==> run G: inputs <==
==> flow/design.v <==
module LASER (
input CLK,
input RST,
input [3:0] X,
input [3:0] Y,
output reg [3:0] C1X,
output reg [3:0] C1Y,
output reg [3:0] C2X,
output reg [3:0] C2Y,
output reg DONE);
parameter LFSR_WIDTH = 10;
parameter [LFSR_WIDTH-1:0] threshold = 10'd150;
reg [LFSR_WIDTH-1:0] q;  
wire feedback;  
assign feedback = q[9] ^ q[6];
always @(posedge CLK) begin
    if (RST)
        q <= 10'h1;  
    else
        q <= {q[LFSR_WIDTH-2:0], feedback};  
end
wire [3:0] step;
assign step = (q[5])? 4'b0001: 4'b0010;   
reg [1:0] current_state;
reg [1:0] next_state;
parameter  INIT = 0;
parameter READ = 1;
parameter WALK = 2;
parameter OUTPUT = 3;
reg [5:0] cover_prev;  
reg [5:0] cover_current;  
reg [5:0] cover_max;  
reg [5:0] cnt;  
reg [3:0] corX [39:0];  
reg [3:0] corY [39:0];
reg [3:0] x1, y1, x2, y2;  
reg [3:0] tmpX1, tmpY1, tmpX2, tmpY2; 
reg [3:0] dx1, dy1, dx2, dy2;
reg [19:0] round;  
parameter MAX_ROUND = 20'd2000;
parameter [5:0] LAST = 6'd41;  
always @(posedge CLK) begin
  if (current_state == INIT) begin
    corX[cnt] <= X;
    corY[cnt] <= Y;
  end
  if (current_state == READ || next_state == READ) begin
    corX[cnt] <= X;
    corY[cnt] <= Y;
  end
end
always @(*) begin
  if (cnt == 6'd0 || cnt == LAST || next_state == READ || RST) begin
    dx1 = 4'd0; dy1 = 4'd0;
    dx2 = 4'd0; dy2 = 4'd0;
  end
  else if (next_state == WALK) begin
    dx1 = (tmpX1 > corX[cnt-6'd1])? tmpX1 - corX[cnt-6'd1] : corX[cnt-6'd1] - tmpX1;
    dy1 = (tmpY1 > corY[cnt-6'd1])? tmpY1 - corY[cnt-6'd1] : corY[cnt-6'd1] - tmpY1;
    dx2 = (tmpX2 > corX[cnt-6'd1])? tmpX2 - corX[cnt-6'd1] : corX[cnt-6'd1] - tmpX2;
    dy2 = (tmpY2 > corY[cnt-6'd1])? tmpY2 - corY[cnt-6'd1] : corY[cnt-6'd1] - tmpY2;
  end
  else begin
    dx1 = 4'd0; dy1 = 4'd0;
    dx2 = 4'd0; dy2 = 4'd0;
  end
end
always @(posedge CLK) begin
  if (RST)
    current_state <= INIT;
  else
    current_state <= next_state;
end
always @(*) begin
  case (current_state)
    INIT:
      next_state = (RST)? INIT: READ;
    READ:
      next_state = (cnt == 6'd39)? WALK: READ;
    WALK:  
      next_state = (round == MAX_ROUND)? OUTPUT: WALK;
    OUTPUT:
      next_state = INIT;
    default:
      next_state = INIT;
  endcase
end
always @(posedge CLK) begin
  if (RST)
    round <= 0;
  else if (current_state == OUTPUT)
    round <= 0;
  else if (current_state == WALK) begin
    if (cnt == LAST)
      round <= round + 1;
  end
end
always @(posedge CLK) begin
  if (RST) begin
    tmpX2 <= 4'd7; 
  end
  else if (current_state == OUTPUT) begin
    tmpX2 <= 4'd7;
  end
  else if (current_state == WALK && cnt == 6'd0) begin  
    if (q[5]) tmpX2 <= (x2+step < 16)? x2+step : 15; 
    else      tmpX2 <= (x2 > step) ? x2-step : 0;  
  end
end
always @(posedge CLK) begin
  if (RST) begin
    tmpY2 <= 4'd7;
  end
  else if (current_state == OUTPUT) begin
    tmpY2 <= 4'd7;
  end
  else if (current_state == WALK && cnt == 6'd0) begin  
    if (q[9]) tmpY2 <= (y2+step < 16)? y2+step : 15;
    else      tmpY2 <= (y2 > step)? y2-step : 0;  
  end
end
always @(posedge CLK) begin
  if (RST) begin
    tmpX1 <= 4'd7;
  end
  else if (current_state == OUTPUT) begin
    tmpX1 <= 4'd7;
  end
  else if (current_state == WALK && cnt == 6'd0) begin  
    if (q[0]) tmpX1 <= (x1+step < 16)? x1+step : 15;  
    else      tmpX1 <= (x1 > step)? x1-step : 0; 
  end
end
always @(posedge CLK) begin
  if (RST) begin
    tmpY1 <= 4'd7;
  end
  else if (current_state == OUTPUT) begin
    tmpY1 <= 4'd7;
  end
  else if (current_state == WALK && cnt == 6'd0) begin  
    if (q[3]) tmpY1 <= (y1+step < 16)? y1+step : 15; 
    else      tmpY1 <= (y1 > step)? y1-step : 0;  
  end
end
always @(posedge CLK) begin
  if (RST) begin
    x1 <= 4'd0; y1 <= 4'd0;
    x2 <= 4'd8; y2 <= 4'd8;
  end
  else if (current_state == OUTPUT) begin
    x1 <= 4'd0; y1 <= 4'd0;
    x2 <= 4'd8; y2 <= 4'd8;
  end
  else if (current_state == WALK) begin
    if (cnt == LAST) begin
      if(cover_current > cover_prev) begin
        x1 <= tmpX1; y1 <= tmpY1;
        x2 <= tmpX2; y2 <= tmpY2;
      end
      else begin  
        if (q < threshold) begin  
          x1 <= tmpX1; y1 <= tmpY1;
          x2 <= tmpX2; y2 <= tmpY2;
        end
      end
    end
  end
end
always @(posedge CLK) begin
  if (RST)
    cover_prev <= 6'd0;
  else if (current_state == OUTPUT)
    cover_prev <= 6'd0;
  else if (current_state == WALK) begin
    if(cnt == LAST) begin  
      if(cover_current > cover_prev)
        cover_prev <= cover_current;
      else begin  
        if (q < threshold)   
          cover_prev <= cover_current;
      end
    end
  end
end
always @(posedge CLK) begin
  if(RST)
    cover_current <= 6'd0;
  else if(next_state == OUTPUT)   
    cover_current <= 6'd0;
  else if(current_state == WALK) begin
    if(cnt > 0) begin
      if (cnt == LAST)
        cover_current <= 6'd0;
      else begin
        cover_current <= cover_current +
        ((dx1 + dy1 <= 4) || (dx1 == 3 && dy1 == 2) || (dx1 == 2 && dy1 == 3) ||
         (dx2 + dy2 <= 4) || (dx2 == 3 && dy2 == 2) || (dx2 == 2 && dy2 == 3));        
      end
    end
    else 
      cover_current <= 6'd0;
  end
  else
    cover_current <= 6'd0;
end
always @(posedge CLK) begin
  if(RST)
    cover_max <= 6'd0;
  else if(current_state == WALK) begin
    if(cnt == LAST) begin  
      if(cover_current > cover_max)
        cover_max <= cover_current;
    end
  end
  else if(current_state == OUTPUT)
    cover_max <= 0;
  else
    cover_max <= 0;
end
always @(posedge CLK) begin
  if (RST)
    cnt <= 0;
  else if (current_state == OUTPUT || next_state == OUTPUT)
    cnt <= 0;
  else if (next_state == READ)  
    cnt <= cnt + 1;
  else if (current_state == WALK) begin
      cnt <= (cnt == LAST)? 0: cnt+1;
  end
  else
    cnt <= 0;
end
always @(posedge CLK) begin
  if (RST) begin
    C1X <= 4'd7; C1Y <= 4'd7;
    C2X <= 4'd7; C2Y <= 4'd7;
  end
  else if (current_state == WALK) begin
    if(cnt == LAST) begin
      if(cover_current > cover_max) begin
        C1X <= tmpX1; C1Y <= tmpY1;
        C2X <= tmpX2; C2Y <= tmpY2;
      end
    end
  end
end
always @(posedge CLK) begin
  if(RST)
    DONE <= 1'b0;
  else if (next_state == OUTPUT)
    DONE <= 1'b1;
  else
    DONE <= 1'b0;
end
endmodule
==> flow/run.sh <==
#!/bin/bash
# the make line also repeats each setting of config.mk as NAME=value (left out here)
make -C /OpenROAD-flow-scripts/flow DESIGN_CONFIG=/design/flow/config.mk WORK_HOME=/design/flow/orfs CLKGATE_MAP_FILE= finish
==> flow/config.mk <==
export PLATFORM = sky130hd
export DESIGN_NAME = LASER
export DESIGN_NICKNAME = LASER
export VERILOG_FILES = /design/flow/design.v
export SDC_FILE = /design/flow/constraint.sdc
export NUM_CORES = 4
export LEC_CHECK = 0
export CAP_MARGIN = 20
export CORE_MARGIN = 2
export CORE_UTILIZATION = 72
export CTS_CLUSTER_DIAMETER = 362
export HOLD_SLACK_MARGIN = 0.29
export PLACE_DENSITY_LB_ADDON = 0.0
export SETUP_SLACK_MARGIN = -0.35
export SLEW_MARGIN = 20
==> flow/constraint.sdc <==
create_clock -name core_clock -period 3.39 [get_ports {CLK}]
set_input_delay 0.6780 -clock core_clock [delete_from_list [all_inputs] [get_ports {CLK}]]
set_output_delay 0.6780 -clock core_clock [all_outputs]
set_load 0.01 [all_outputs]
==> run A (differences from run G) <==
==> flow/config.mk (replaced) <==
export PLATFORM = sky130hd
export DESIGN_NAME = LASER
export DESIGN_NICKNAME = LASER
export VERILOG_FILES = /design/flow/design.v
export SDC_FILE = /design/flow/constraint.sdc
export NUM_CORES = 4
export LEC_CHECK = 0
export CAP_MARGIN = 20
export CORE_MARGIN = 5
export CORE_UTILIZATION = 54
export CTS_CLUSTER_DIAMETER = 231
export PLACE_DENSITY_LB_ADDON = 0.23
export SETUP_SLACK_MARGIN = 0.72
export SLEW_MARGIN = 25
==> flow/constraint.sdc (replaced) <==
create_clock -name core_clock -period 4.92 [get_ports {CLK}]
set_input_delay 0.9840 -clock core_clock [delete_from_list [all_inputs] [get_ports {CLK}]]
set_output_delay 0.9840 -clock core_clock [all_outputs]
set_load 0.01 [all_outputs]
==> run R (differences from run G) <==
==> flow/config.mk (replaced) <==
export PLATFORM = sky130hd
export DESIGN_NAME = LASER
export DESIGN_NICKNAME = LASER
export VERILOG_FILES = /design/flow/design.v
export SDC_FILE = /design/flow/constraint.sdc
export NUM_CORES = 4
export LEC_CHECK = 0
export CAP_MARGIN = 20
export CORE_MARGIN = 2
export CORE_UTILIZATION = 40
export SLEW_MARGIN = 20
==> flow/constraint.sdc (replaced) <==
create_clock -name core_clock -period 6.0 [get_ports {CLK}]
set_input_delay 1.2000 -clock core_clock [delete_from_list [all_inputs] [get_ports {CLK}]]
set_output_delay 1.2000 -clock core_clock [all_outputs]
set_load 0.01 [all_outputs]
==> results <==
Flip-flop count is the same in run R and run A.
Run R went through all stages and came out clean. Run A reached the layout checks and failed them: negative setup slack. Run G did not get past detailed placement with DPL-0033.
Against run R, the setup slack of run A is lower by 0.91 ns.
Between run R and run A, the lower final cell count is in run A (gap about 5%, measured against run A).
Synthesized area is the same in run A and run G.
Of run R and run A, run R has the higher clock skew (gap 0.010 ns).
Synthesized cell count is the same in run G and run R.
Of run A and run R, run R has the higher register-to-register slack (gap 0.91 ns).
Die size: run R > run A > run G.
Against run R, the first-iteration DRC count of run A is larger by 2.6%.
==> figures <==
|  | run A | run G | run R |
|---|---|---|---|
| Status | finished with violations | did not finish | complete, no violations |
| Failing step | - | detailed placement | - |
| Violated checks | negative setup slack | - | - |
| Flip-flops | 427 | - | 427 |
| Count of tool warnings | 53 | - | 50 |
| M1 WL | 18780 um | - | 20810 um |
| Non-Clock Buffer Count | 149 | - | 96 |
| Number of max-capacitance violations reported | 0 | - | 0 |
| Final Core Density | 0.6394 | - | 0.4694 |
| Total DRC errors in the routed layout | 0 | - | 0 |
| Setup crit end | cover_current[5] | - | cover_current[4] |
| Met1 usage in global routing | 0.3200 | - | 0.2578 |
| Worst setup path class | reg2reg | - | reg2reg |
| Crit. End Element | register | - | register |
| Number of gates on the worst path with buffers counted | 30 | - | 25 |
| Hold path startpoint | cover_prev[1] | - | current_state[0] |
| Largest net degree at the start of global routing | 46 | - | 46 |
| Die width | 199.5 um | 168.2 um | 224.2 um |
| Power Dens Cells | 379.5 nW/um^2 | - | 314.2 nW/um^2 |
| Largest area class, layout | flip-flops and latches | - | flip-flops and latches |
| Heaviest power group | sequential cells | - | sequential cells |
Power figures rest on the tool's default switching activity, not on a simulated workload.
